==> flow/run.sh <==
#!/bin/bash
# the make line also repeats each setting of config.mk as NAME=value (left out here)
make -C /OpenROAD-flow-scripts/flow DESIGN_CONFIG=/design/flow/config.mk WORK_HOME=/design/flow/orfs CLKGATE_MAP_FILE= finish
==> flow/config.mk <==
export PLATFORM = sky130hd
export DESIGN_NAME = Final_AXI_to_APB_Bridge
export DESIGN_NICKNAME = Final_AXI_to_APB_Bridge
export VERILOG_FILES = /design/flow/design.v
export SDC_FILE = /design/flow/constraint.sdc
export NUM_CORES = 4
export LEC_CHECK = 0
export CAP_MARGIN = 20
export CORE_MARGIN = 2
export CORE_UTILIZATION = 13
export PLACE_DENSITY = 0.6
export SLEW_MARGIN = 20
==> flow/constraint.sdc <==
create_clock -name core_clock -period 6.12 [get_ports {ACLK}]
set_input_delay 1.2240 -clock core_clock [delete_from_list [all_inputs] [get_ports {ACLK}]]
set_output_delay 1.2240 -clock core_clock [all_outputs]
set_load 0.01 [all_outputs]
==> flow/design.v <==
module Final_AXI_to_APB_Bridge #(
    parameter AXI_ADDR_WIDTH    = 32,
    parameter AXI_DATA_WIDTH    = 32,
    parameter AXI_MAX_BURST_LEN = 8,
    parameter AXI_BURST_WIDTH   = 2,
    parameter AXI_SIZE_WIDTH    = 3,
    parameter APB_ADDR_WIDTH    = 32,
    parameter APB_DATA_WIDTH    = 32
)(
    input  [AXI_ADDR_WIDTH-1:0]    AWADDR,
    input  [AXI_BURST_WIDTH-1:0]   AWBURST,
    input  [AXI_MAX_BURST_LEN-1:0] AWLEN,
    input                          AWVALID,
    output                         AWREADY,
    input  [AXI_ADDR_WIDTH-1:0]    ARADDR,
    input  [AXI_BURST_WIDTH-1:0]   ARBURST,
    input  [AXI_MAX_BURST_LEN-1:0] ARLEN,
    input                          ARVALID,
    output                         ARREADY,
    input  [AXI_DATA_WIDTH-1:0]    WDATA,
    input                          WVALID,
    input                          WLAST,
    input  [AXI_DATA_WIDTH/8-1:0]  WSTRB,
    output                         WREADY,
    output [AXI_DATA_WIDTH-1:0]    RDATA,
    output [1:0]                   RRESP,
    output                         RVALID,
    output                         RLAST,
    input                          RREADY,
    output [1:0]                   BRESP,
    output                         BVALID,
    input                          BREADY,
    input                          ACLK,
    input                          ARESETn,
    output [APB_ADDR_WIDTH-1:0]    PADDR,
    output                         PWRITE,
    output                         PSEL1,
    output                         PSEL2,
    output                         PSEL3,
    output                         PSEL4,
    output                         PENABLE,
    output [APB_DATA_WIDTH-1:0]    PWDATA,
    input  [APB_DATA_WIDTH-1:0]    PRDATA,
    input                          PREADY
);
    localparam [12:0] IDLE_WRITE        = 13'b0000000000001;
    localparam [12:0] READ_SETUP_M      = 13'b0000000000010;
    localparam [12:0] READ_SETUP_S      = 13'b0000000000100;
    localparam [12:0] READ_ACCESS_S     = 13'b0000000001000;
    localparam [12:0] READ_PREACCESS_M  = 13'b0000000010000;
    localparam [12:0] READ_ACCESS_M     = 13'b0000000100000;
    localparam [12:0] WRITE_SETUP_M     = 13'b0000001000000;
    localparam [12:0] WRITE_PREACCESS_M = 13'b0000010000000;
    localparam [12:0] WRITE_ACCESS_M    = 13'b0000100000000;
    localparam [12:0] WRITE_TERMINATE   = 13'b0001000000000;
    localparam [12:0] WRITE_SETUP_S     = 13'b0010000000000;
    localparam [12:0] WRITE_ACCESS_S    = 13'b0100000000000;
    localparam [12:0] IDLE_READ         = 13'b1000000000000;
    localparam READ_PRIORITY  = 1'b0;
    localparam WRITE_PRIORITY = 1'b1;
    reg  [12:0] current_state_write, next_state_write;
    reg  [12:0] current_state_read,  next_state_read;
    reg         current_arbiter_state, next_arbiter_state;
    reg  [AXI_MAX_BURST_LEN:0] Length_Of_Burst_Subordinate_write, Length_Of_Burst_Subordinate_write_next;
    reg  [AXI_MAX_BURST_LEN:0] Length_Of_Burst_Manager_write,     Length_Of_Burst_Manager_write_next;
    reg  [AXI_ADDR_WIDTH-1:0]  Address_Hold_Reg_write,            Address_Hold_Reg_write_next;
    reg  [AXI_ADDR_WIDTH-1:0]  Memory_Aligner_write,              Memory_Aligner_write_next;
    reg  [AXI_DATA_WIDTH-1:0]  write_buf;         
    reg  [APB_DATA_WIDTH-1:0]  pwdata_q, pwdata_c;
    reg                        wen_q, wen_c;      
    reg  [AXI_MAX_BURST_LEN:0] Length_Of_Burst_Subordinate_read, Length_Of_Burst_Subordinate_read_next;
    reg  [AXI_MAX_BURST_LEN:0] Length_Of_Burst_Manager_read,     Length_Of_Burst_Manager_read_next;
    reg  [AXI_ADDR_WIDTH-1:0]  Address_Hold_Reg_read,            Address_Hold_Reg_read_next;
    reg  [APB_DATA_WIDTH-1:0]  read_buf;          
    reg  [AXI_DATA_WIDTH-1:0]  rdata_q, rdata_c;
    reg                        ren_q, ren_c;      
    reg                        last_q, last_c;
    always @(*) begin
        next_arbiter_state = current_arbiter_state;
        case (current_arbiter_state)
            WRITE_PRIORITY: if (AWVALID && !ARVALID) next_arbiter_state = READ_PRIORITY;
            READ_PRIORITY:  if (ARVALID && !AWVALID) next_arbiter_state = WRITE_PRIORITY;
        endcase
    end
    wire addr_conflict = (AWADDR == ARADDR) ||
                         ((AWADDR <= 50) && (ARADDR <= 50)) ||
                         ((AWADDR >= 51) && (ARADDR >= 51) && (AWADDR <= 10) && (ARADDR <= 100)) ||
                         ((AWADDR >= 101) && (ARADDR >= 101) && (AWADDR <= 150) && (ARADDR <= 150)) ||
                         ((AWADDR >= 151) && (ARADDR >= 151) && (AWADDR <= 200) && (ARADDR <= 200));
    always @(posedge ACLK or negedge ARESETn) begin
        if (!ARESETn) begin
            current_arbiter_state             <= WRITE_PRIORITY;
            current_state_write               <= IDLE_WRITE;
            current_state_read                <= IDLE_READ;
            Length_Of_Burst_Manager_read      <= 0;
            Length_Of_Burst_Subordinate_read  <= 0;
            Length_Of_Burst_Manager_write     <= 0;
            Length_Of_Burst_Subordinate_write <= 0;
            Address_Hold_Reg_write            <= 0;
            Address_Hold_Reg_read             <= 0;
            Memory_Aligner_write              <= 0;
            wen_q                             <= 1'b0;
            ren_q                             <= 1'b0;
            last_q                            <= 1'b0;
        end else begin
            current_arbiter_state <= next_arbiter_state;
            if (current_arbiter_state == WRITE_PRIORITY && addr_conflict)
                current_state_write <= IDLE_WRITE;
            else
                current_state_write <= next_state_write;
            current_state_read                <= next_state_read;
            Length_Of_Burst_Manager_read      <= Length_Of_Burst_Manager_read_next;
            Length_Of_Burst_Subordinate_read  <= Length_Of_Burst_Subordinate_read_next;
            Length_Of_Burst_Manager_write     <= Length_Of_Burst_Manager_write_next;
            Length_Of_Burst_Subordinate_write <= Length_Of_Burst_Subordinate_write_next;
            Address_Hold_Reg_write            <= Address_Hold_Reg_write_next;
            Address_Hold_Reg_read             <= Address_Hold_Reg_read_next;
            Memory_Aligner_write              <= Memory_Aligner_write_next;
            wen_q                             <= wen_c;
            ren_q                             <= ren_c;
            last_q                            <= last_c;
        end
    end
    always @(posedge ACLK) begin
        pwdata_q <= pwdata_c;
        rdata_q  <= rdata_c;
        if (current_state_write == WRITE_ACCESS_M && Length_Of_Burst_Manager_write != 0)
            write_buf <= WDATA;
        if (current_state_read == READ_ACCESS_S && Length_Of_Burst_Subordinate_read != 0)
            read_buf <= PRDATA;
    end
    always @(*) begin
        next_state_write                       = current_state_write;
        Address_Hold_Reg_write_next            = Address_Hold_Reg_write;
        Length_Of_Burst_Manager_write_next     = Length_Of_Burst_Manager_write;
        Length_Of_Burst_Subordinate_write_next = Length_Of_Burst_Subordinate_write;
        Memory_Aligner_write_next              = Memory_Aligner_write;
        pwdata_c                               = pwdata_q;
        wen_c                                  = wen_q;
        case (current_state_write)
            IDLE_WRITE: begin
                pwdata_c                               = 0;
                wen_c                                  = 1'b0;
                Address_Hold_Reg_write_next            = 0;
                Length_Of_Burst_Manager_write_next     = 0;
                Length_Of_Burst_Subordinate_write_next = 0;
                Memory_Aligner_write_next              = 0;
                next_state_write = AWVALID ? WRITE_SETUP_M : IDLE_WRITE;
            end
            WRITE_SETUP_M: begin
                if (AWVALID) begin
                    Address_Hold_Reg_write_next            = AWADDR;
                    Length_Of_Burst_Subordinate_write_next = AWLEN + 1;
                    Length_Of_Burst_Manager_write_next     = AWLEN + 1;
                    Memory_Aligner_write_next              = AWADDR;
                    next_state_write = WRITE_PREACCESS_M;
                end else
                    next_state_write = IDLE_WRITE;
            end
            WRITE_PREACCESS_M: begin
                next_state_write = WVALID ? WRITE_ACCESS_M : WRITE_PREACCESS_M;
            end
            WRITE_ACCESS_M: begin
                if (Length_Of_Burst_Manager_write != 0) begin
                    if (WLAST || Length_Of_Burst_Manager_write == 1)
                        next_state_write = WRITE_TERMINATE;
                    else
                        next_state_write = WRITE_SETUP_S;
                    case (AWBURST)
                        2'b00: Address_Hold_Reg_write_next = AWADDR;
                        2'b01: Address_Hold_Reg_write_next = Address_Hold_Reg_write + 4;
                        2'b10: begin
                            Address_Hold_Reg_write_next = Address_Hold_Reg_write + 4;
                            if (Address_Hold_Reg_write >= AWADDR + AWLEN*4)
                                Address_Hold_Reg_write_next = AWADDR;
                        end
                        default: Address_Hold_Reg_write_next = AWADDR;
                    endcase
                    Length_Of_Burst_Manager_write_next = Length_Of_Burst_Manager_write - 1;
                end else
                    next_state_write = WRITE_TERMINATE;
            end
            WRITE_TERMINATE: begin
                next_state_write = BREADY ? WRITE_SETUP_S : WRITE_TERMINATE;
            end
            WRITE_SETUP_S: begin
                next_state_write = WRITE_ACCESS_S;
                pwdata_c         = write_buf;
                wen_c            = 1'b1;
            end
            WRITE_ACCESS_S: begin
                if (PREADY && Length_Of_Burst_Subordinate_write != 0) begin
                    if (Length_Of_Burst_Subordinate_write == 1)
                        next_state_write = IDLE_WRITE;
                    else
                        next_state_write = WRITE_ACCESS_M;
                    case (AWBURST)
                        2'b01: Memory_Aligner_write_next = Memory_Aligner_write + 4;
                        2'b10: begin
                            Memory_Aligner_write_next = Memory_Aligner_write + 4;
                            if (Memory_Aligner_write >= AWADDR + AWLEN*2)
                                Memory_Aligner_write_next = AWADDR;
                        end
                        default: Memory_Aligner_write_next = Memory_Aligner_write;
                    endcase
                    Length_Of_Burst_Subordinate_write_next = Length_Of_Burst_Subordinate_write - 1;
                end
            end
            default: next_state_write = IDLE_WRITE;
        endcase
    end
    always @(*) begin
        next_state_read                       = current_state_read;
        Address_Hold_Reg_read_next            = Address_Hold_Reg_read;
        Length_Of_Burst_Subordinate_read_next = Length_Of_Burst_Subordinate_read;
        Length_Of_Burst_Manager_read_next     = Length_Of_Burst_Manager_read;
        rdata_c                               = rdata_q;
        ren_c                                 = ren_q;
        last_c                                = last_q;
        case (current_state_read)
            IDLE_READ: begin
                rdata_c                               = 0;
                ren_c                                 = ARVALID;
                last_c                                = 1'b0;
                Address_Hold_Reg_read_next            = 0;
                Length_Of_Burst_Subordinate_read_next = 0;
                Length_Of_Burst_Manager_read_next     = 0;
                next_state_read = ARVALID ? READ_SETUP_M : IDLE_READ;
            end
            READ_SETUP_M: begin
                if (ARVALID) begin
                    Address_Hold_Reg_read_next            = ARADDR;
                    Length_Of_Burst_Subordinate_read_next = ARLEN + 1;
                    Length_Of_Burst_Manager_read_next     = ARLEN + 1;
                    next_state_read = READ_SETUP_S;
                end else
                    next_state_read = IDLE_READ;
            end
            READ_SETUP_S: begin
                next_state_read = PREADY ? READ_ACCESS_S : READ_SETUP_S;
            end
            READ_ACCESS_S: begin
                if (Length_Of_Burst_Subordinate_read != 0) begin
                    case (ARBURST)
                        2'b01: Address_Hold_Reg_read_next = Address_Hold_Reg_read + 4;
                        2'b10: begin
                            Address_Hold_Reg_read_next = Address_Hold_Reg_read + 4;
                            if (Address_Hold_Reg_read >= ARADDR + ARLEN*2)
                                Address_Hold_Reg_read_next = ARADDR;
                        end
                        default: Address_Hold_Reg_read_next = Address_Hold_Reg_read;
                    endcase
                    Length_Of_Burst_Subordinate_read_next = Length_Of_Burst_Subordinate_read - 1;
                    next_state_read = READ_PREACCESS_M;
                end else
                    next_state_read = READ_ACCESS_M;
            end
            READ_PREACCESS_M: begin
                next_state_read = RREADY ? READ_ACCESS_M : READ_PREACCESS_M;
            end
            READ_ACCESS_M: begin
                if (Length_Of_Burst_Manager_read != 0) begin
                    if (Length_Of_Burst_Manager_read == 1) begin
                        last_c          = 1'b1;
                        next_state_read = IDLE_READ;
                    end else
                        next_state_read = READ_ACCESS_S;
                    rdata_c = read_buf;
                    Length_Of_Burst_Manager_read_next = Length_Of_Burst_Manager_read - 1;
                end else
                    next_state_read = IDLE_READ;
            end
            default: next_state_read = IDLE_READ;
        endcase
    end
    wire apb_active = (current_state_read  == READ_SETUP_S)  ||
                      (current_state_read  == READ_ACCESS_M) ||
                      (current_state_read  == READ_ACCESS_S) ||
                      (current_state_write == WRITE_SETUP_S) ||
                      (current_state_write == WRITE_ACCESS_S);
    wire sel_on = !last_c && apb_active;
    wire write_apb = (current_state_write == WRITE_ACCESS_S) || (current_state_write == WRITE_SETUP_S);
    assign ARREADY = (current_state_read == READ_SETUP_M);
    assign PADDR   = ((wen_c || (ren_c && write_apb)) && (current_state_read != READ_ACCESS_M)) ?
                     Memory_Aligner_write : Address_Hold_Reg_read;
    assign PSEL1   = sel_on && ((Address_Hold_Reg_write <= 50) || (Address_Hold_Reg_read <= 50));
    assign PSEL2   = sel_on && ((Address_Hold_Reg_write >= 51  && Address_Hold_Reg_write <= 100) ||
                                (Address_Hold_Reg_read  >= 51  && Address_Hold_Reg_read  <= 100));
    assign PSEL3   = sel_on && ((Address_Hold_Reg_write >= 101 && Address_Hold_Reg_write <= 150) ||
                                (Address_Hold_Reg_read  >= 101 && Address_Hold_Reg_read  <= 150));
    assign PSEL4   = sel_on && ((Address_Hold_Reg_write >= 151 && Address_Hold_Reg_write <= 200) ||
                                (Address_Hold_Reg_read  >= 151 && Address_Hold_Reg_read  <= 200));
    assign PWRITE  = write_apb;
    assign PENABLE = (current_state_read == READ_ACCESS_S) || (current_state_write == WRITE_ACCESS_S);
    assign PWDATA  = pwdata_c;
    assign RDATA   = rdata_c;
    assign RRESP   = last_c ? 2'd0 : 2'd1;
    assign RLAST   = (RRESP != 2'd0) && last_c && RREADY;
    assign RVALID  = (current_state_read == READ_ACCESS_M);
    assign AWREADY = (current_state_write == WRITE_SETUP_M);
    assign WREADY  = (current_state_write == WRITE_ACCESS_M);
    assign BVALID  = (current_state_write == WRITE_TERMINATE);
    assign BRESP   = (current_state_write == WRITE_TERMINATE) ? 2'd0 : 2'd1;
endmodule
==> notes.md, run 1 <==
Implementation summary

RePlAce ended its routability-driven mode at a weighted congestion of just under 0.9. CTS reports a maximum clock tree buffer depth of 3. The report lists the power per cell area as 405 mW/mm². The sort of element at the start of the critical path is a primary input. The commonest cells after synthesis are sky130_fd_sc_hd__nand2_1, sky130_fd_sc_hd__dfrtp_1, sky130_fd_sc_hd__ha_1.

Setup repair after global routing left no endpoint under its margin. For the finished layout, the period the worst path requires is 5.79 ns. The most instantiated library cell after synthesis is sky130_fd_sc_hd__nand2_1.

Per the final report, max-transition violations number 0. The number of synthesized flops with an enable pin is 64. The first element of the critical path is ARLEN[0]. By area the synthesized netlist is led by sky130_fd_sc_hd__dfrtp_1, sky130_fd_sc_hd__edfxtp_1, sky130_fd_sc_hd__ha_1, sky130_fd_sc_hd__dfxtp_1, sky130_fd_sc_hd__nand2_1. For this run, asynchronously set or reset flops after synthesis account for 53.8%. The pre-antenna-repair detailed-routing pass consisted of 5 iterations. The most used flip-flop cell is sky130_fd_sc_hd__dfrtp_1. The number of cells on the worst hold path is 1. The routed wire length is between 70000 and 80000 µm. The total overflow left after global routing is 0. The clock power share is 22.9%. The number of failing setup endpoints in the final timing report is 0. Per the synthesis report, the simple-gate share of the synthesized area is 20.1%. The clock latency reported for the late side of the worst-skew pair is 0.57 ns. The static leakage is approximately 9.9 nW. The register-to-register setup slack is 2.88 ns. The timing report gives the biggest stage delay along the critical path as 0.56 ns. The detailed router placed roughly 18000 vias in this run. The area of the mapped netlist is 0.0190 mm². TritonCTS built the clock tree. Across every metal layer, demand over resource in global routing totals approximately a tenth. The final hold slack is 0.468 ns.

The estimated wirelength of the detail-placed design is 62000 µm. The routed length per placed instance is 18.3 µm. For the worst setup path, the data required time is between 6 and 7 ns. The number of maximum-capacitance constraint violations is 0. The count of yosys warnings during synthesis is 1. Of all nets on the critical path, the largest fanout is 30. Summing all multi-input logic gate instances after layout gives 0.0113 mm².

The chip area in the Yosys report is ~0.019 mm². The clock group power is 0.00242 W. The fraction of power consumed by sequential logic is 30.5%. The kind of cell with the highest combined delay along the critical path is AND-OR/OR-AND gates. The vertical die dimension is 387 µm. The number of nets with antenna violations after routing is 0. The switching power of the nets is 0.00441 W. The start point of the worst hold path is pwdata_q[8]$_DFF_P_.

After synthesis, the largest area contributor takes up about a fifth of total cell area. The standard-cell row count is 140. The number of placed instances, taps included is 4302.

The depth of the CTS H-tree is 2. The count of boundary I/O pins is roughly 270. The main logic family after synthesis is AND-OR/OR-AND gates. The average cell area after synthesis is approximately 9.0 µm². The clock tree root buffer cell is sky130_fd_sc_hd__clkbuf_16. The CTS log lists the clock sinks for this run as between 200 and 300.

The worst min-delay path endpoint is pwdata_q[8]$_DFF_P_. The xor and xnor area share after synthesis is roughly 6.7%. The via count of the first global-routing pass is 17400. The finished design was reported to have a net count of 2731. The endpoint of the worst-slack reg-to-reg timing path is Address_Hold_Reg_write[22]$_DFFE_PN0P_. The layout report lists the combined flip-flop and latch area as between 0.006 and 0.007 mm².

Sequential power for this build is 0.00322 W. STA shows the worst reg2reg path with a cell count of 9. The share of the core filled by cells before placement is between 10% and 20%. Combinational power for this build is 0.00491 W. The capturing element type of the critical path is a register. The number of antenna violations at the first check in global routing is between 40 and 50. The hold-fix buffer count after cts is 0. The chip occupies 0.150 mm². The core region is 0.146 mm². The CTS clock-pin slew for the worst setup and hold paths is approximately 0.060 ns. The master of the slowest instance on the critical path is sky130_fd_sc_hd__or4_1. Per the TritonCTS log, the buffer count is 38. The first global-routing pass estimated between 100000 and 150000 µm of wire. The signed area change from the synthesized netlist to the final layout is 36.7%. For reference, the mux area share after synthesis is 2.04%.

For reference, the final report shows the hold violation count at 0. The cell count after synthesis is approximately 2100. Synthesis inferred between 200 and 300 register bits. The layout filler cell count is 16100. The run finished with no timing, DRC or antenna violations. The cell that appears most often on the critical path is sky130_fd_sc_hd__a21oi_1. The DRC violation total left in the routed layout is recorded as 0. The arrival time at the worst endpoint is between 6 and 7 ns. The critical path goes through clkdlybuf4s50_1 > ha_1 > fa_1 > a21o_1 > a21oi_1 > o21bai_1 > a21oi_1 > o21ai_1 > buf_4 > nand3_1 > nor2_1 > xnor2_1 > ha_1 > nand4_1 > or4_1 > nor3_1 > buf_4 > a21oi_1 > o31ai_4 > buf_12 > nand2_1 > o311ai_0.

The share of the Yosys chip area taken by registers is a little over a third. Per the log, the first TritonRoute iteration ended with a DRC count of 1720. The number of warnings in the stage logs is roughly 42.

The die is slightly below 400 µm wide. The launch instance of the worst register-to-register path is Length_Of_Burst_Manager_write[5]$_DFFE_PN0P_. Counting both buffers and inverters, the worst setup path holds a total of 4. The largest voltage drop on the vdd net is 0.272 mV. The quantity of I/O buffers inserted on ports is approximately 270. Looking at the group totals, the largest power group turns out to be combinational cells. The share of synthesized cell area in full adder, half adder and majority cells is 9.70%.

The post-route fraction of the period consumed by the critical path is 94.6%. For this design, Yosys synthesis ends with a cell count of 2112. The portion of total power attributed to combinational logic is 46.6%. The highest clock rate is roughly 0.17 GHz. The clock tree skew after final layout is ~0.017 ns. The number of post-CTS setup repair buffers is 0. The endpoint of the most critical setup path is Address_Hold_Reg_read[24]$_DFFE_PN0P_.

The cell type contributing the most total cell area after synthesis is sky130_fd_sc_hd__dfrtp_1. The power report lists cell-internal power as 0.00613 W. The slew check shows that the tightest pin keeps a relative margin of 27.7%. Entering global routing, the biggest net connects roughly 96 pins. The vias per cell is between 4 and 5.

Looking at the max-slew report, the worst-margin pin has a slew of 1.08 ns. Of the total power, the share spent switching nets is 41.9%. The category of the most critical setup path is primary input to register.

The total stage count of the critical path is 22. STA reports the tightest min-delay check as being of type register to register. For this run, the number of standard cells in the final layout without fillers is 4373. The unique cell type count in the Yosys netlist is slightly above 80. The area fraction in compound gates after synthesis is between 20 and 25%.
[final cells by class]
| class | count | area share (%) |
|---|---|---|
| Multi-Input combinational cell | 1640 | 43.6 |
| Sequential cell | 277 | 26.6 |
| Inverter | 70 | 1.01 |
| Tap cell | 1917 | 9.21 |
| Antenna cell | 2 | 0.0192 |
| Clock buffer | 51 | 4.11 |
| Timing Repair Buffer | 398 | 14.4 |
| Clock inverter | 18 | 1.00 |
[per-stage QoR]
stage	setup WS, ns	area (µm²)	setup TNS (ns)	total power [W]	utilization, %
floorplan	0.921	19000	0	0.00582	-
global placement	-0.212	24600	-5.36	0.00798	16.9
detailed placement	-0.249	24700	-6.24	0.00807	17.0
CTS	0.307	26000	0	0.0106	17.9
global route	0.0171	26000	0	0.0112	17.9
finish	0.330	26000	0	0.0105	17.9
[repair_timing]
item                                    in CTS  in global routing
endpoints found under the setup margin       0                 12
gates resized                                0                  1
endpoints found under the hold margin        0                  0
[layer usage]
layer	track usage (%)	routed length, µm	up-vias
met2	15.1	33300	835
met3	3.67	8860	142
met1	14.5	36400	8850
met5	0	238	-
met4	1.72	1180	38
li1	-	-	8544
==> inputs of run 2 (changes only) <==
CORE_UTILIZATION = 71   (was 13)
CTS_CLUSTER_DIAMETER = 28   (was default)
MAX_ROUTING_LAYER = met4   (was default)
PLACE_DENSITY = default   (was 0.6)
PLACE_DENSITY_LB_ADDON = 0.24   (was default)
SETUP_SLACK_MARGIN = 1.14   (was default)
TNS_END_PERCENT = 5   (was default)
clock period = 4.07 ns   (was 6.12 ns; I/O delays follow)
==> notes.md, run 2 <==
Results of an implementation run.

The flow did not finish. It got as far as clock tree synthesis (4_1_cts) and failed there. The first error in the log reads "[ERROR DPL-0038] Utilization greater than 100%, impossible to legalize". The proportion of synthesized chip area in sequential cells is 36.4% (unchanged). The synthesized design spends more area on one cell type than any other, namely sky130_fd_sc_hd__dfrtp_1. The post-placement worst setup slack is -1.46 ns (-1.21 ns). The standard-cell row count is 59 (-58%). The routability congestion estimate is 1.09 (+23%). The fraction of the mapped netlist area in simple logic gates is 20.1% (unchanged).

The fraction of post-synthesis cell area in the top cell type by area is 19.2% (unchanged). The main area contributors are sky130_fd_sc_hd__dfrtp_1, sky130_fd_sc_hd__edfxtp_1, sky130_fd_sc_hd__ha_1, sky130_fd_sc_hd__dfxtp_1, sky130_fd_sc_hd__nand2_1. The unique cell type count in the Yosys netlist came to 83 (unchanged). The cell count after synthesis is 2112 (unchanged). The share of synthesized cell area in full adder, half adder and majority cells is 9.70% (unchanged).

The post-synthesis sequential element count is 277 (unchanged). Yosys reports that the most numerous cell types are sky130_fd_sc_hd__nand2_1, sky130_fd_sc_hd__dfrtp_1, sky130_fd_sc_hd__ha_1. The die extent in x is 168 µm (-57%). For reference, the top logic cell family by area is AND-OR/OR-AND gates. The share of async-settable or async-resettable flops after synthesis is 53.8% (unchanged).

The area of the mapped netlist came to 0.0190 mm² (unchanged). The share of the core filled by cells before placement came to 72.7% (+60 points). The chip area is 0.0281 mm² (-81%).

The count of instantiated cells in the yosys netlist is 2112 (unchanged). The area fraction in compound gates after synthesis is 20.7% (unchanged). The count of boundary I/O pins is 273 (unchanged). The count of yosys warnings during synthesis was 1 (unchanged). The core area came to 0.0262 mm² (-82%).

The average cell area after synthesis is 9.02 µm² (unchanged). The chip area in the Yosys report is 0.0190 mm² (unchanged). The most used flip-flop cell is sky130_fd_sc_hd__dfrtp_1.

Among all cell types in the netlist, the one instantiated most often is sky130_fd_sc_hd__nand2_1. The number of placed instances, taps included is 2824 (-34%). The estimated wirelength of the detail-placed design is 54800 µm (-12%). The xor and xnor area share after synthesis is 6.67% (unchanged).

The multiplexer area fraction after synthesis is 2.04% (unchanged). The quantity of I/O buffers inserted on ports is 265 (unchanged). The vertical die dimension was 168 µm (-57%).

The number of synthesized flops with an enable pin was 64 (unchanged).
==> run 2: stage by stage <==
step | instance area (µm²) | utilization [%] | TNS [ns] | power (W) | hold WS (ns)
detailed placement | 23600 | 90.2 | -123.03 | 0.0122 | 0.454
floorplan | 19200 | - | -35.47 | 0.00879 | 0.451
global placement | 23600 | 90.1 | -100.99 | 0.0115 | 0.451
==> inputs of run 3 (changes only) <==
CORE_UTILIZATION = 69   (was 71)
CTS_CLUSTER_DIAMETER = default   (was 28)
CTS_CLUSTER_SIZE = 40   (was default)
MAX_ROUTING_LAYER = default   (was met4)
PLACE_DENSITY_LB_ADDON = 0.27   (was 0.24)
SETUP_SLACK_MARGIN = default   (was 1.14)
TNS_END_PERCENT = default   (was 5)
clock period = 4.81 ns   (was 4.07 ns; I/O delays follow)
==> notes.md, run 3 <==
Results of an implementation run.

Progress stopped at global routing (5_1_grt). The first error in the log reads "[ERROR GRT-0116] Global routing finished with congestion. Check the congestion regions in the DRC Viewer". The multiplexer area fraction after synthesis is 2.04% (unchanged). For this run, the leading register cell type out of synthesis is sky130_fd_sc_hd__dfrtp_1. The main logic family after synthesis is AND-OR/OR-AND gates. The average cell area after synthesis is 9.02 µm² (unchanged). The count of boundary I/O pins is 273 (unchanged). The chip area in the Yosys report is 0.0190 mm² (unchanged). In the post-synthesis netlist, the cell with the most instances is sky130_fd_sc_hd__nand2_1. By count the netlist is led by sky130_fd_sc_hd__nand2_1, sky130_fd_sc_hd__dfrtp_1, sky130_fd_sc_hd__ha_1. The share of async-settable or async-resettable flops after synthesis is 53.8% (unchanged). The clock sink total is approximately 280. The count of yosys warnings during synthesis is 1 (unchanged). The unique cell type count in the Yosys netlist is 83 (unchanged). The cell count after synthesis was 2112 (unchanged). The number of synthesized flops with an enable pin is 64 (unchanged). The xor and xnor area share after synthesis came to 6.67% (unchanged). The share of the core filled by cells before placement is 70.5% (-2.2 points). The number of placed instances, taps included is 2816 (-0.28%). The core area came to 0.0270 mm² (+3.1%).

The area fraction in compound gates after synthesis is 20.7% (unchanged). The fraction of post-synthesis cell area in the top cell type by area was 19.2% (unchanged). The share of synthesized cell area in full adder, half adder and majority cells is 9.70% (unchanged). The post-placement worst setup slack was -1.05 ns (+0.407 ns). The clock tree root buffer cell is sky130_fd_sc_hd__clkbuf_16. The post-synthesis sequential element count is 277 (unchanged). The standard-cell row count is 60 (+1.7%).

The routability congestion estimate is 1.04 (-4.6%). The area of the mapped netlist came to 0.0190 mm² (unchanged). The main area contributors are sky130_fd_sc_hd__dfrtp_1, sky130_fd_sc_hd__edfxtp_1, sky130_fd_sc_hd__ha_1, sky130_fd_sc_hd__dfxtp_1, sky130_fd_sc_hd__nand2_1. CTS built an H-tree with a depth of 1. The total routing resource utilization after global routing is roughly 74%. The buffer depth of the longest clock path is 3. The die extent in x came to 170 µm (+1.4%). The estimated wirelength of the detail-placed design is 50800 µm (-7.3%). For this design, the CTS-stage hold fixing added 0 buffers.

The chip area was 0.0289 mm² (+2.8%). The quantity of I/O buffers inserted on ports was 265 (unchanged). The fraction of the mapped netlist area in simple logic gates is 20.1% (unchanged).

The total grt overflow is 56. The count of instantiated cells in the yosys netlist came to 2112 (unchanged). The vertical die dimension is 170 µm (+1.4%). The flow did not finish.

The proportion of synthesized chip area in sequential cells is 36.4% (unchanged). The synthesized design spends more area on one cell type than any other, namely sky130_fd_sc_hd__dfrtp_1. The CTS buffer count is 29.
## run 3: through the flow
stage | power [W] | utilization [%] | area (µm²)
floorplan | 0.00741 | - | 19100
global placement | 0.00972 | 86.7 | 23400
detailed placement | 0.0102 | 86.8 | 23400
CTS | 0.0134 | 92.7 | 25000
## run 3: per-layer routing
layer / global-route usage [%] / overflow
met1: 74.1 / 0
met2: 91.9 / 19
met3: 59.6 / 2
met4: 72.3 / 35
met5: 28.0 / 0
## run 3: what timing repair did
item,CTS
buffers inserted,11
pin swaps,19
setup endpoints to repair,118
gates cloned,5
gates resized,77
==> inputs of run 4 (changes only) <==
ABC_AREA = 1   (was default)
CORE_UTILIZATION = 72   (was 69)
CTS_CLUSTER_SIZE = 98   (was 40)
PLACE_DENSITY = 0.6   (was default)
PLACE_DENSITY_LB_ADDON = default   (was 0.27)
TNS_END_PERCENT = 5   (was default)
clock period = 4.07 ns   (was 4.81 ns; I/O delays follow)
==> notes.md, run 4 <==
Results of an implementation run.

The count of boundary I/O pins is 273 (unchanged). The xor and xnor area share after synthesis was 7.19% (+0.52 points). The proportion of synthesized chip area in sequential cells was 31.4% (-5.0 points). The total routing resource utilization after global routing is 75.3%.

The number of synthesized flops with an enable pin is 64 (unchanged). The main logic family after synthesis is simple AND/OR/NAND/NOR gates. sky130_fd_sc_hd__dfrtp_1 takes more of the synthesized area than any other cell. The failing step is global routing (5_1_grt). The chip area in the Yosys report is 0.0221 mm² (+16%). The fraction of the mapped netlist area in simple logic gates is 30.1% (+10 points).

The share of synthesized cell area in full adder, half adder and majority cells is 8.37% (-1.3 points). The share of the core filled by cells before placement is 72.7% (+2.2 points). The chip area is 0.0321 mm² (+11%). Looking at the clock tree report, the root buffer type is sky130_fd_sc_hd__clkbuf_16. The core area is 0.0303 mm² (+12%).

The standard-cell row count is 64 (+6.7%). The count of yosys warnings during synthesis is 1 (unchanged). The count of instantiated cells in the yosys netlist came to 3146 (+49%). The run stopped with a tool error. The most used flip-flop cell is sky130_fd_sc_hd__dfrtp_1. The multiplexer area fraction after synthesis is 0% (-2.0 points).

The post-synthesis sequential element count is 277 (unchanged). The share of async-settable or async-resettable flops after synthesis came to 53.8% (unchanged). The placement-stage cell area came to 0.0265 mm² (+13%).

The total grt overflow is 9. The buffer depth of the longest clock path is 3 (unchanged). The cell count after synthesis is 3146 (+49%).

The vertical die dimension is 179 µm (+5.2%). Yosys reports that the most numerous cell types are sky130_fd_sc_hd__nand2_1, sky130_fd_sc_hd__inv_1, sky130_fd_sc_hd__nor2_1. The area fraction in compound gates after synthesis is 13.0% (-7.7 points). The clock sink total is 277 (unchanged). Yosys attributes the largest share of cell area to sky130_fd_sc_hd__dfrtp_1, sky130_fd_sc_hd__nand2_1, sky130_fd_sc_hd__edfxtp_1, sky130_fd_sc_hd__ha_1, sky130_fd_sc_hd__inv_1. Looking at the gate-level netlist, the highest instance count belongs to sky130_fd_sc_hd__nand2_1.

The fraction of post-synthesis cell area in the top cell type by area is 16.6% (-2.6 points). The average cell area after synthesis is 7.01 µm² (-22%).

The area of the mapped netlist was 0.0221 mm² (+16%). The tool reported: "[ERROR GRT-0116] Global routing finished with congestion. Check the congestion regions in the DRC Viewer". The die extent in x came to 179 µm (+5.2%).

The CTS buffer count is 30 (+3.4%). The routability congestion estimate is 1.05 (+1.8%). The unique cell type count in the Yosys netlist was 65 (-22%). The depth of the CTS H-tree is 1 (unchanged).

The estimated wirelength of the detail-placed design came to 59700 µm (+17%). The quantity of I/O buffers inserted on ports is 265 (unchanged).
[run 4: through the flow]
stage | util (%) | cells | worst slack [ns] | setup TNS (ns) | total power [W]
2_1_floorplan | - | 3148 | 0.209 | 0 | 0.0113
3_3_place_gp | 87.4 | 3935 | -0.697 | -62.67 | 0.0146
3_5_place_dp | 87.4 | 3935 | -0.977 | -80.70 | 0.0154
4_1_cts | 92.5 | 4002 | -0.0602 | -0.694 | 0.0190
[run 4: repair_timing]
action / 4_1_cts
setup buffers: 8
endpoints found under the hold margin: 0
pin swaps: 45
gates cloned: 4
setup endpoints to repair: 127
gates resized: 138
hold buffers: 0
[run 4: layer usage]
layer  track usage, %  GRT overflow
met2             91.7             1
met1             76.8             1
met3             59.3             3
met5             20.5             1
met4             73.9             3
==> inputs of run 5 (changes only) <==
ABC_AREA = default   (was 1)
CELL_PAD_IN_SITES_DETAIL_PLACEMENT = 1   (was default)
CELL_PAD_IN_SITES_GLOBAL_PLACEMENT = 1   (was default)
CORE_ASPECT_RATIO = 1.74   (was default)
CORE_MARGIN = 5   (was 2)
CORE_UTILIZATION = 27   (was 72)
CTS_CLUSTER_SIZE = 53   (was 98)
PLACE_DENSITY = default   (was 0.6)
PLACE_DENSITY_LB_ADDON = 0.28   (was default)
TNS_END_PERCENT = 30   (was 5)
clock period = 3.56 ns   (was 4.07 ns; I/O delays follow)
==> notes.md, run 5 <==
Implementation summary

On the worst path, the slowest cell contributes a delay of 0.40 ns. After routing the design area is 0.0286 mm². The via total after detailed routing is 19800. The chip area in the Yosys report was 0.0190 mm² (-14%).

The CTS buffer count came to 30 (unchanged). Among cell families on the critical path, the largest total delay comes from AND-OR/OR-AND gates. On the critical path the data arrives at approximately 5 ns. The post-synthesis sequential element count is 277 (unchanged).

The relative max-transition margin is 34.0%. The category of the most critical setup path is primary input to register. TritonCTS built the clock tree. The count of yosys warnings during synthesis was 1 (unchanged). The first-pass GRT wire length is 134000 µm. The buffer depth of the longest clock path was 3 (unchanged).

Ranked by power, first place goes to combinational cells. The hold-fix buffer count after cts is 0 (unchanged). Relative to the synthesized area, the layout overhead comes to 50.1%.

The portion of total power attributed to combinational logic is 54.3%. The area of combinational cells with multiple inputs is 0.0129 mm². The worst setup path is launched from a primary input. The run reported a max-capacitance violation count of 0. In the log, the iteration count for the first detailed-route pass is 5. The die extent in x is 211 µm (+18%). The clock power share is 17.8%. The worst VDD IR drop from the latest analysis is ~0.52 mV.

The actual transition at the worst max-transition pin is between 0.9 and 1 ns. The fraction of post-synthesis cell area in the top cell type by area is 19.2% (+2.6 points). The number of remaining DRC errors is 0.

The launch instance of the worst register-to-register path is Address_Hold_Reg_write[14]$_DFFE_PN0P_. STA lists the endpoint of the worst register-to-register path as Address_Hold_Reg_write[23]$_DFFE_PN0P_. Logic depth along the worst register-to-register path is recorded as 13.

The total combinational power is roughly 0.010 W. The top fanout value on the critical path is 5. The routability congestion estimate is 0.935 (-11%). STA classifies the critical path endpoint as a register. The chip area was 0.0761 mm² (+140%).

Counting instances in the post-synthesis netlist gives the leading cell types as sky130_fd_sc_hd__nand2_1, sky130_fd_sc_hd__dfrtp_1, sky130_fd_sc_hd__ha_1. The clock sink total is 277 (unchanged). Per the CTS log, the root buffer master is sky130_fd_sc_hd__clkbuf_16.

The xor and xnor area share after synthesis is 6.67% (-0.52 points). The estimated wirelength of the detail-placed design is 67400 µm (+13%). The final tally of max-slew violations is 0. The later pin in the worst-skew pair is clocked with a latency of approximately 0.62 ns. Sequential cells account for between 20% and 30% of the total power. Of all cell types, the one taking the most synthesized area is sky130_fd_sc_hd__dfrtp_1. The total routing resource utilization after global routing is 22.3%. Setup repair after global routing could not meet its margin everywhere. The time the final worst path needs with I/O delays and setup is 4.48 ns. The number of warnings in the stage logs is 45. The switching portion of total power comes to 43.3%. The vertical die dimension is 360 µm (+100%).

The area taken by sequential standard cells is reported as around 0.0069 mm². The cell count after synthesis is 2112 (-33%). The critical path ends at Address_Hold_Reg_write[23]$_DFFE_PN0P_. At the end of the flow, the number of nets in the layout was 3007. The routed length per placed instance is between 20 and 25 µm.

The OpenROAD report gives the critical path a required time of 4.06 ns. The multiplexer area fraction after synthesis is 2.04% (+2.0 points). Per the synth stats, the flop cell with the highest instance count is sky130_fd_sc_hd__dfrtp_1. The clock tree skew after final layout is 0.0263 ns. The number of synthesized flops with an enable pin is 64 (unchanged). The proportion of synthesized chip area in sequential cells is 36.4% (+5.0 points). The placement-stage cell area came to 0.0254 mm² (-4.4%). The register-to-register setup slack is roughly 0.24 ns.

The count of boundary I/O pins came to 273 (unchanged). The slowest stage of the critical path belongs to the cell sky130_fd_sc_hd__or3_1. The highest clock rate is between 0.2 and 0.25 GHz. The count of instantiated cells in the yosys netlist is 2112 (-33%). The share of synthesized cell area in full adder, half adder and majority cells came to 9.70% (+1.3 points). The CTS clock-pin slew for the worst setup and hold paths is 0.08 ns. Detailed-route iteration 0 reported a violation count of 929. The script computed a power per unit cell area of 670 mW/mm². The average cell area after synthesis is 9.02 µm² (+29%). The layout filler cell count is ~7900. Among the non-sequential cells, AND-OR/OR-AND gates take the most area. The total power is approximately 0.019 W. The fraction of the mapped netlist area in simple logic gates came to 20.1% (-10 points). In the final report, the number of endpoints failing setup comes to roughly 100. The maximum number of pins on one net before global-route repair is 67. The post-placement worst setup slack is -2.20 ns (-1.23 ns).

The quantity of I/O buffers inserted on ports came to 265 (unchanged). The number of antenna violations at the first check in global routing is 1. After synthesis, the cell types taking the most area are sky130_fd_sc_hd__dfrtp_1, sky130_fd_sc_hd__edfxtp_1, sky130_fd_sc_hd__ha_1, sky130_fd_sc_hd__dfxtp_1, sky130_fd_sc_hd__nand2_1.

The standard-cell row count is 128 (+100%). The first element of the critical path is AWLEN[0]. The depth of the CTS H-tree was 1 (unchanged). The clock group power is about 0.0034 W. Walking the worst path, the cells encountered are buf_8 > ha_4 > fa_2 > a21o_1 > a21oi_2 > o21bai_1 > a21oi_2 > o21ai_4 > buf_6 > nand3_2 > xor2_1 > ha_1 > nand4_1 > or3_1 > a221o_1 > a31oi_4 > buf_6 > o41a_1 > buf_6 > or2_4 > clkbuf_16 > a21oi_2 > a221o_1. The final hold violation count recorded for this run is 0. In the power breakdown, the internal column shows 0.0109 W. The most instantiated library cell after synthesis is sky130_fd_sc_hd__nand2_1. The core area is 0.0700 mm² (+130%). Per the post-run analysis, buffers plus inverters along the critical path come to 5. The area of the mapped netlist came to 0.0190 mm² (-14%).

The number of nets with antenna violations after routing is 0. The vias per cell is roughly 5.5. The share of async-settable or async-resettable flops after synthesis is 53.8% (unchanged).

The unique cell type count in the Yosys netlist is 83 (+28%). Setup slack on the critical path of the routed design comes to -0.920 ns. The checks that failed were setup timing. The share of the core filled by cells before placement came to 27.2% (-45 points). The reported sequential group power is 0.00534 W. The via count of the first global-routing pass is 22100. The run finished, with violations left.

The type of the worst min-delay path is primary input to asynchronous set/reset pin. The routed wire length is 89400 µm. The total overflow left after global routing is 0.

The area fraction in compound gates after synthesis is 20.7% (+7.7 points). The total stage count of the critical path is 23. The final timing summary puts the cycle share of the worst path at 126%. The switching power of the nets is 0.00828 W.

The static leakage is around 12 nW.
[run 5: final cells by class]
class,count,share of cell area [%]
Sequential cell,277,24.3
Clock buffer,36,2.78
Multi-Input combinational cell,1640,45.2
Antenna cell,1,0.00876
Tap cell,910,3.98
Inverter,70,0.920
Timing Repair Buffer,682,21.9
Clock inverter,20,0.880
[run 5: metal layers]
layer	share of wire, %	global-route usage (%)	vias up	wire (µm)
met2	53	42.0	596	47500
met5	0	0	-	0
li1	-	-	9076	-
met4	7.0	12.2	0	6240
met3	4.2	2.98	256	3790
met1	36	23.7	9915	31800
[run 5: repair_timing]
action / in CTS / in global routing
gates resized: 392 / 148
setup buffers: 48 / 17
cloned: 11 / 3
hold endpoints to repair: 0 / 0
endpoints found under the setup margin: 165 / 134
pin swaps: 116 / 85
[run 5: metrics by stage]
step           instances  hold slack, ns  utilization, %  setup TNS, ns
2_1_floorplan       2114           0.416               -         -69.45
3_3_place_gp        3505           0.455            36.2        -181.86
3_5_place_dp        3505           0.453            36.2        -192.78
4_1_cts             3619           0.137            39.9         -71.52
5_1_grt             3636           0.187            40.8         -82.99
6_report            3636           0.130            40.8         -70.75
==> inputs of run 6 (changes only) <==
CELL_PAD_IN_SITES_DETAIL_PLACEMENT = default   (was 1)
CELL_PAD_IN_SITES_GLOBAL_PLACEMENT = default   (was 1)
CORE_ASPECT_RATIO = 1.58   (was 1.74)
CORE_MARGIN = 10   (was 5)
CORE_UTILIZATION = 30   (was 27)
CTS_CLUSTER_SIZE = default   (was 53)
PLACE_DENSITY = 0.56   (was default)
PLACE_DENSITY_LB_ADDON = default   (was 0.28)
SETUP_SLACK_MARGIN = 0.08   (was default)
SLEW_MARGIN = 35   (was 20)
TNS_END_PERCENT = 25   (was 30)
clock period = 6.07 ns   (was 3.56 ns; I/O delays follow)
==> notes.md, run 6 <==
Implementation summary

The count of yosys warnings during synthesis is 1 (unchanged). The fraction of post-synthesis cell area in the top cell type by area is 19.2% (unchanged). Subtracting the final worst setup slack from the clock period gives 5.69 ns. The power density normalized to cell area is 408 mW/mm² (-39%). The cell sequence reported for the critical path is clkdlybuf4s50_1 > ha_1 > fa_1 > a21o_1 > a21oi_1 > o21bai_1 > a21oi_1 > o21ai_1 > buf_4 > nand3_1 > nor2_1 > xnor2_1 > ha_1 > nand4_1 > or4_1 > buf_4 > nor3_1 > buf_4 > a211oi_2 > buf_4 > buf_12 > a21oi_1 > nor2b_1 > a211o_1. The number of cells on the worst hold path is listed as 1. The number of warnings in the stage logs is 42 (-6.7%).

The vertical die dimension is 337 µm (-6.6%). The total grt overflow came to 0 (unchanged). The most instantiated library cell after synthesis is sky130_fd_sc_hd__nand2_1. The area of combinational cells with multiple inputs is 0.0114 mm² (-12%). The maximum number of pins on one net before global-route repair came to 73 (+9.0%). The switching power of the nets was 0.00422 W (-49%).

The total power is 0.00998 W (-48%). The reported sequential group power came to 0.00323 W (-40%). The total area of sequential cells is 0.00694 mm² (about the same).

The clock group power is 0.00185 W (-46%). The total internal power is 0.00576 W (-47%). The count of boundary I/O pins is 273 (unchanged). The clock tree skew after final layout is 0.0149 ns (-0.0114 ns). The capture point of the critical path was reported as Address_Hold_Reg_read[28]$_DFFE_PN0P_.

The capturing element type of the critical path is a register. The share of total power consumed by net switching was 42.3% (-0.99 points). The number of remaining DRC errors is 0 (unchanged). The xor and xnor area share after synthesis is 6.67% (unchanged). The layout filler cell count is 6319 (-20%). The relative max-transition margin is 42.6% (+8.6 points). The final tally of max-slew violations is 0 (unchanged).

The number of failing setup endpoints in the final timing report is 0 (-100%). The master of the slowest instance on the critical path is sky130_fd_sc_hd__or4_1. For reference, the critical path is launched at ARADDR[1]. The count of instantiated cells in the yosys netlist was 2112 (unchanged).

The hold-fix buffer count after cts is 0 (unchanged). The multiplexer area fraction after synthesis is 2.04% (unchanged). The via total after detailed routing is 18200 (-8.4%). The CTS buffer count is 29 (-3.3%).

The static leakage was 9.81 nW (-18%). The clock sink total is 277 (unchanged). The estimated wirelength of the detail-placed design came to 55700 µm (-17%).

The clock latency reported for the late side of the worst-skew pair is 0.60 ns (-0.02 ns). The number of nets with antenna violations after routing is 0 (unchanged). The proportion of synthesized chip area in sequential cells is 36.4% (unchanged).

The share of async-settable or async-resettable flops after synthesis is 53.8% (unchanged). The commonest cells after synthesis are sky130_fd_sc_hd__nand2_1, sky130_fd_sc_hd__dfrtp_1, sky130_fd_sc_hd__ha_1. The endpoint of the worst-slack reg-to-reg timing path is Address_Hold_Reg_write[12]$_DFFE_PN0P_.

The fraction of power consumed by sequential logic was 32.4% (+4.5 points). The post-synthesis sequential element count is 277 (unchanged). The core area is 0.0631 mm² (-9.8%). The family of cells with the greatest summed delay on the critical path is AND-OR/OR-AND gates. The area of the mapped netlist is 0.0190 mm² (unchanged). Summed over all instances, the cell type with the most area after synthesis is sky130_fd_sc_hd__dfrtp_1.

The CTS clock-pin slew for the worst setup and hold paths is 0.07 ns (about the same). The sort of element at the start of the critical path is a primary input. The post-route fraction of the period consumed by the critical path is 93.8% (-32 points). The routability congestion estimate is 0.921 (-1.5%). The iteration tally of the first detailed-router pass is 7 (+2). The vias per cell is 5.54 (+1.6%). The clock power share is 18.6% (+0.8 points). The highest clock rate is approximately 0.18 GHz.

The worst min-delay path endpoint is pwdata_q[10]$_DFF_P_. Of the combinational cells, the family taking the most area is AND-OR/OR-AND gates. The launch instance of the worst register-to-register path is Address_Hold_Reg_write[13]$_DFFE_PN0P_.

The cell type with the highest occurrence count on the critical path is sky130_fd_sc_hd__buf_4. The chip area in the Yosys report is 0.0190 mm² (unchanged). In the synthesized netlist the dominant register cell turns out to be sky130_fd_sc_hd__dfrtp_1. In this run the clock root is driven by a sky130_fd_sc_hd__clkbuf_16.

The register-to-register setup slack is 2.89 ns (+2.65 ns). The number of antenna violations at the first check in global routing is 5 (+4). The arrival time at the worst endpoint is 6.18 ns (+1.20 ns). The share of synthesized cell area in full adder, half adder and majority cells is 9.70% (unchanged). The portion of total power attributed to combinational logic was 49.0% (-5.3 points). The critical path is of the primary input to register type. The delay of the slowest cell on the worst path is 0.51 ns (+0.11 ns). The fraction of the mapped netlist area in simple logic gates is 20.1% (unchanged). The data required time at the worst endpoint is 6.55 ns (+2.49 ns). Ranked by total cell area, the synthesized netlist is headed by sky130_fd_sc_hd__dfrtp_1, sky130_fd_sc_hd__edfxtp_1, sky130_fd_sc_hd__ha_1, sky130_fd_sc_hd__dfxtp_1, sky130_fd_sc_hd__nand2_1. The share of the core filled by cells before placement came to 30.2% (+3.0 points).

The total combinational power is 0.00489 W (-53%). The leading power group is combinational cells. The largest voltage drop on the vdd net is 0.346 mV (-34%). The routed wire length is 72100 µm (-19%).

The number of non-filler instances in the completed layout is 3280 (-9.8%). The launch point of the worst min-delay path is recorded as pwdata_q[10]$_DFF_P_. The total stage count of the critical path is 24 (+4.3%).

The number of synthesized flops with an enable pin is 64 (unchanged). The worst reg2reg path depth is 10 (-3). The total routing resource utilization after global routing is 18.7% (-3.6 points). The quantity of I/O buffers inserted on ports is 265 (unchanged). The via count of the first global-routing pass is 18500 (-16%). The cell count after synthesis is 2112 (unchanged). The actual transition at the worst max-transition pin is 0.859 ns (-0.129 ns). The number of buffers and inverters on the critical path came to 6 (+1).

The number of maximum-capacitance constraint violations came to 0 (unchanged). Setup repair after global routing left no endpoint under its margin. The first-pass GRT wire length came to 109000 µm (-18%). The top fanout value on the critical path is 18 (+13). The die extent in x is 220 µm (+4.3%). The unique cell type count in the Yosys netlist came to 83 (unchanged).

The number of placed instances, taps included was 3222 (-8.1%). The number of hold violations in the final report is 0 (unchanged). The signed area change from the synthesized netlist to the final layout is 28.5%. The average cell area after synthesis is 9.02 µm² (unchanged).

The buffer depth of the longest clock path was 3 (unchanged). The CTS tree is built. The run finished with no timing, DRC or antenna violations.

The DRC marker count from the first detailed-route iteration came to 1004 (+8.1%). The standard-cell row count is 116 (-9.4%). The chip area is 0.0742 mm² (-2.5%). The type of the worst min-delay path is register to register. The routed length per placed instance is 22.0 µm (-11%).

The depth of the CTS H-tree is 1 (unchanged). The number of nets in the layout is 2735 (-9.0%). The area fraction in compound gates after synthesis is 20.7% (unchanged).
-- run 6: routing by layer --
layer	vias up	GRT usage, %	routed length (µm)
met5	-	0	45
met3	153	2.72	3780
met4	6	8.30	3230
met2	583	34.1	37800
li1	8542	-	-
met1	8902	21.0	27300
-- run 6: layout make-up --
type	count	area share [%]
Antenna cell	2	0.0205
Clock buffer	41	3.36
Clock inverter	13	0.578
Inverter	70	1.07
Multi-Input combinational cell	1640	46.5
Sequential cell	277	28.3
Tap cell	826	4.22
Timing Repair Buffer	411	15.9
-- run 6: repair_timing --
item	CTS	global route
setup buffers	0	1
gates resized	0	1
endpoints found under the setup margin	0	8
-- run 6: per-stage QoR --
step	setup WS (ns)	cell area, µm²	setup TNS, ns	util (%)	hold WS (ns)
floorplan	0.881	19000	0	-	0.451
global placement	-0.206	23400	-5.20	37.1	0.454
detailed placement	-0.256	23500	-5.97	37.2	0.455
CTS	0.335	24400	0	38.7	0.473
global route	0.0837	24500	0	38.7	0.488
finish	0.378	24500	0	38.7	0.472
==> inputs of run 7 (changes only) <==
CORE_ASPECT_RATIO = default   (was 1.58)
CORE_MARGIN = 2   (was 10)
CORE_UTILIZATION = 66   (was 30)
CTS_CLUSTER_SIZE = 37   (was default)
PLACE_DENSITY = default   (was 0.56)
SETUP_SLACK_MARGIN = -0.33   (was 0.08)
SLEW_MARGIN = 20   (was 35)
TNS_END_PERCENT = default   (was 25)
clock period = 3.66 ns   (was 6.07 ns; I/O delays follow)
==> notes.md, run 7 <==
Results of an implementation run.

The unique cell type count in the Yosys netlist was 83 (unchanged). The run stopped with a tool error. The hold-fix buffer count after cts is 0 (unchanged). The share of synthesized cell area in full adder, half adder and majority cells came to 9.70% (unchanged).

The post-synthesis sequential element count is 277 (unchanged). The estimated wirelength of the detail-placed design was 50600 µm (-9.2%). The total routing resource utilization after global routing is 117%. The routability congestion estimate came to 1.05 (+15%). By count the netlist is led by sky130_fd_sc_hd__nand2_1, sky130_fd_sc_hd__dfrtp_1, sky130_fd_sc_hd__ha_1. After synthesis, the cell types taking the most area are sky130_fd_sc_hd__dfrtp_1, sky130_fd_sc_hd__edfxtp_1, sky130_fd_sc_hd__ha_1, sky130_fd_sc_hd__dfxtp_1, sky130_fd_sc_hd__nand2_1. The CTS buffer count is 29 (unchanged). The tool reported: "[ERROR GRT-0232] Routing congestion too high. Check the congestion heatmap in the GUI". It got as far as global routing (5_1_grt) and failed there. The die extent in x is 174 µm (-21%). The number of placed instances, taps included is 2908 (-9.7%). The xor and xnor area share after synthesis is 6.67% (unchanged). The cell count after synthesis is 2112 (unchanged). The proportion of synthesized chip area in sequential cells was 36.4% (unchanged). The fraction of the mapped netlist area in simple logic gates is 20.1% (unchanged). The multiplexer area fraction after synthesis is 2.04% (unchanged).

The core area is 0.0285 mm² (-55%). The count of boundary I/O pins is 273 (unchanged). The main logic family after synthesis is AND-OR/OR-AND gates. The buffer depth of the longest clock path came to 3 (unchanged).

The clock tree root buffer cell is sky130_fd_sc_hd__clkbuf_16. The area fraction in compound gates after synthesis is 20.7% (unchanged). The chip area in the Yosys report is 0.0190 mm² (unchanged).

The count of instantiated cells in the yosys netlist is 2112 (unchanged). The area of the mapped netlist is 0.0190 mm² (unchanged). The average cell area after synthesis came to 9.02 µm² (unchanged).

The depth of the CTS H-tree is 1 (unchanged). The fraction of post-synthesis cell area in the top cell type by area is 19.2% (unchanged). For this run, the leading register cell type out of synthesis is sky130_fd_sc_hd__dfrtp_1.

The chip area is 0.0302 mm² (-59%). The synthesis stats list as the most numerous cell sky130_fd_sc_hd__nand2_1. The cell type contributing the most total cell area after synthesis is sky130_fd_sc_hd__dfrtp_1. The clock sink total is 277 (unchanged). The number of synthesized flops with an enable pin is 64 (unchanged). The count of yosys warnings during synthesis was 1 (unchanged). The share of async-settable or async-resettable flops after synthesis is 53.8% (unchanged). The standard-cell row count is 62 (-47%).

The quantity of I/O buffers inserted on ports is 265 (unchanged). The vertical die dimension is 174 µm (-48%). Per the GRT congestion report, total overflow comes to 4623. The share of the core filled by cells before placement is 66.7% (+37 points).
run 7: timing repair:
action | in CTS
endpoints found under the setup margin | 164
pin swaps | 118
resized | 230
cloned | 9
setup buffers | 79
run 7: through the flow:
step | setup WS, ns | util [%] | cell area (µm²) | hold WS (ns)
floorplan | -0.720 | - | 19600 | 0.436
global placement | -1.33 | 85.0 | 24300 | 0.451
detailed placement | -1.50 | 85.1 | 24300 | 0.452
CTS | -0.468 | 92.5 | 26400 | 0.168
run 7: layer usage:
metal,GRT overflow,global-route usage [%]
met1,84,97.0
met2,3435,156
met3,105,90.7
met4,978,131
met5,21,74.5
==> inputs of run 8 (changes only) <==
CELL_PAD_IN_SITES_DETAIL_PLACEMENT = 1   (was default)
CELL_PAD_IN_SITES_GLOBAL_PLACEMENT = 1   (was default)
CORE_MARGIN = 6   (was 2)
CORE_UTILIZATION = 18   (was 66)
CTS_CLUSTER_SIZE = 42   (was 37)
GPL_ROUTABILITY_DRIVEN = 1   (was default)
HOLD_SLACK_MARGIN = 0.24   (was default)
MAX_ROUTING_LAYER = met5   (was default)
MIN_ROUTING_LAYER = met2   (was default)
SETUP_SLACK_MARGIN = 0.86   (was -0.33)
SLEW_MARGIN = 25   (was 20)
clock period = 4.66 ns   (was 3.66 ns; I/O delays follow)
==> notes.md, run 8 <==
Implementation summary

The flow ran to the end and the layout has no timing, DRC or antenna violations. The clock sink total came to 277 (unchanged). Entering global routing, the biggest net connects 64 pins. The script logs the ratio of routed vias to standard cells as 6.53.

The relative max-transition margin is about 43%. The fraction of post-synthesis cell area in the top cell type by area is 19.2% (unchanged). For this run the aggregate overflow at the end of global routing stands at 0. The reported sequential group power is between 0.004 and 0.005 W. Following the worst setup path forward leads to its endpoint at Memory_Aligner_write[2]$_DFFE_PN0P_. The post-route fraction of the period consumed by the critical path is 96.9%. For the combinational group, total power comes out at 0.00820 W. The share of total power consumed by net switching is 44.7%. The chip area is 0.114 mm² (+280%). Cells fill between 20 and 30% of the core in the end.

The buffer depth of the longest clock path is 3 (unchanged). The xor and xnor area share after synthesis is 6.67% (unchanged). The number of antenna violations at the first check in global routing was 0. The via count of the first global-routing pass is 30000. The signed area change from the synthesized netlist to the final layout is 54.6%.

The post-route cell area is 0.0294 mm². The count of boundary I/O pins is 273 (unchanged). The power report attributes to the clock group a share of 18.5%.

The clock tree root buffer cell is sky130_fd_sc_hd__clkbuf_16. Counting endpoints that fail hold in the final report gives 0. The most used flip-flop cell is sky130_fd_sc_hd__dfrtp_1. STA puts the critical path data required time at 5.14 ns. The capturing element type of the critical path is a register. The multiplexer area fraction after synthesis came to 2.04% (unchanged).

The unique cell type count in the Yosys netlist is 83 (unchanged). The share of the core filled by cells before placement came to 18.3% (-48 points). The worst-case reg-to-reg setup slack stands at 1.43 ns.

The routed length per placed instance is 22.5 µm. The number of remaining DRC errors is 0. The proportion of synthesized chip area in sequential cells was 36.4% (unchanged). Global routing consumed, over all layers together, 23.0% of the routing resources. The number of synthesized flops with an enable pin came to 64 (unchanged).

The smallest clock period supported by the final layout is computed as 4.52 ns. The switching power of the nets is between 0.006 and 0.007 W. The fraction of power consumed by sequential logic is between 20% and 30%.

The iteration count recorded for the first detailed-route pass is 9. The core area is 0.104 mm² (+270%). In this run the maximum-capacitance check reported violations numbering 0. The hold-fix buffer count after cts is 0 (unchanged).

The die extent in x is 337 µm (+94%). The actual transition at the worst max-transition pin is 0.853 ns. The delay of the slowest cell on the worst path is 0.42 ns. The fraction of the mapped netlist area in simple logic gates came to 20.1% (unchanged). Across all layers, the routed design uses 26900 vias. The share of synthesized cell area in full adder, half adder and majority cells was 9.70% (unchanged). The depth of the CTS H-tree is 2 (+1).

Setup repair after global routing could not meet its margin everywhere. The arrival time at the worst endpoint is 5.00 ns. The type of the worst min-delay path is primary input to asynchronous set/reset pin.

The layout filler cell count is 12000. The total stage count of the critical path is 26. The number of placed instances, taps included is 3893 (+34%). The vertical die dimension is 337 µm (+94%). The number of buffers and inverters on the critical path is 8. The CTS clock-pin slew for the worst setup and hold paths is 0.06 ns.

Max fanout on the critical path was recorded as 7. The average cell area after synthesis is 9.02 µm² (unchanged). Summed over all instances, the cell type with the most area after synthesis is sky130_fd_sc_hd__dfrtp_1. The share of async-settable or async-resettable flops after synthesis is 53.8% (unchanged). Warnings raised by the tools during the run amount to 45. The clock group power is ~0.0029 W. The count of yosys warnings during synthesis came to 1 (unchanged). The DRC marker count from the first detailed-route iteration is 4047. The total power is 0.0154 W.

The skew report gives the latency at the later pin of the worst-skew pair as approximately 0.59 ns. In this run the static leakage power is 12.2 nW. The standard-cell row count was 118 (+90%). The portion of total power attributed to combinational logic is 53.2%. VDD sags by at most 0.228 mV. The total negative slack is 0 ns. The cell count after synthesis is 2112 (unchanged). The final tally of max-slew violations is 0. The launch point of the worst register-to-register path is recorded as Address_Hold_Reg_read[2]$_DFFE_PN0P_. The master of the slowest instance on the critical path is sky130_fd_sc_hd__or3_4. After synthesis, the cell types taking the most area are sky130_fd_sc_hd__dfrtp_1, sky130_fd_sc_hd__edfxtp_1, sky130_fd_sc_hd__ha_1, sky130_fd_sc_hd__dfxtp_1, sky130_fd_sc_hd__nand2_1. Broken down by cell family, the worst path's largest delay share belongs to simple AND/OR/NAND/NOR gates. The placement-stage cell area was 0.0255 mm² (+5.0%). The first global-routing pass estimated 133000 µm of wire. The CTS tree is built. The area of the mapped netlist is 0.0190 mm² (unchanged). Among all cell types in the netlist, the one instantiated most often is sky130_fd_sc_hd__nand2_1. The quantity of I/O buffers inserted on ports is 265 (unchanged). The area fraction in compound gates after synthesis is 20.7% (unchanged). The critical path starts at AWLEN[1]. The leading power group is combinational cells. The chip area in the Yosys report was 0.0190 mm² (unchanged). The post-synthesis sequential element count is 277 (unchanged). The number of nets with antenna violations after routing is 0. The worst setup path is of the primary input to register kind. For this run, the final setup violation count is recorded as 0.

The number of non-filler instances in the completed layout is 4120. Looking at the reg2reg group, the worst path ends at Address_Hold_Reg_read[22]$_DFFE_PN0P_. The routability congestion estimate was 0.895 (-15%). STA classifies the critical path startpoint as a primary input. The synthesis run shows the most used standard cells to be sky130_fd_sc_hd__nand2_1, sky130_fd_sc_hd__dfrtp_1, sky130_fd_sc_hd__ha_1. The routed wire length is 92900 µm. The CTS buffer count was 36 (+24%). The total internal power is between 0.008 and 0.009 W. The count of instantiated cells in the yosys netlist was 2112 (unchanged). The final timing report lists clock skew as 0.0423 ns. The estimated wirelength of the detail-placed design is 65400 µm (+29%). The cell type with the highest occurrence count on the critical path is sky130_fd_sc_hd__buf_6. Static timing analysis puts the maximum clock frequency at 0.221 GHz. The power density normalized to cell area is approximately 520 mW/mm². The worst register-to-register path depth is 13. The main logic family after synthesis is AND-OR/OR-AND gates. The number of nets in the layout is 2997.
[run 8: repair_timing]
action | in CTS | in global routing
pin swaps | 159 | 90
setup endpoints to repair | 165 | 128
resized | 339 | 159
buffers inserted | 85 | 37
gates cloned | 13 | 5
[run 8: metrics by stage]
step                      setup slack [ns]  hold slack [ns]
after floorplan                     0.0802            0.451
after global placement              -0.764            0.451
after detailed placement            -0.858            0.454
after CTS                            0.180            0.350
after global routing               0.00907            0.373
final                                0.145            0.358
[run 8: cell type report]
| class | count | area (µm²) | share of cell area, % |
|---|---|---|---|
| flip-flops and latches | 277 | 6960 | 23.6 |
| inverters | 70 | 263 | 0.892 |
| clock buffers | 47 | 972 | 3.30 |
| multi-input cells | 1645 | 13000 | 44.3 |
| diodes | 24 | 60.1 | 0.204 |
| well taps | 1380 | 1730 | 5.86 |
| clock inverters | 16 | 150 | 0.510 |
| repair buffers | 661 | 6270 | 21.3 |
[run 8: per-layer routing]
layer / share of wire [%] / GRT usage, %
met5: 1.5 / 10.6
met2: 48 / 27.4
met1: 0 / -
met4: 8.3 / 2.85
met3: 42 / 32.1
Power figures rest on the tool's default switching activity, not on a simulated workload.
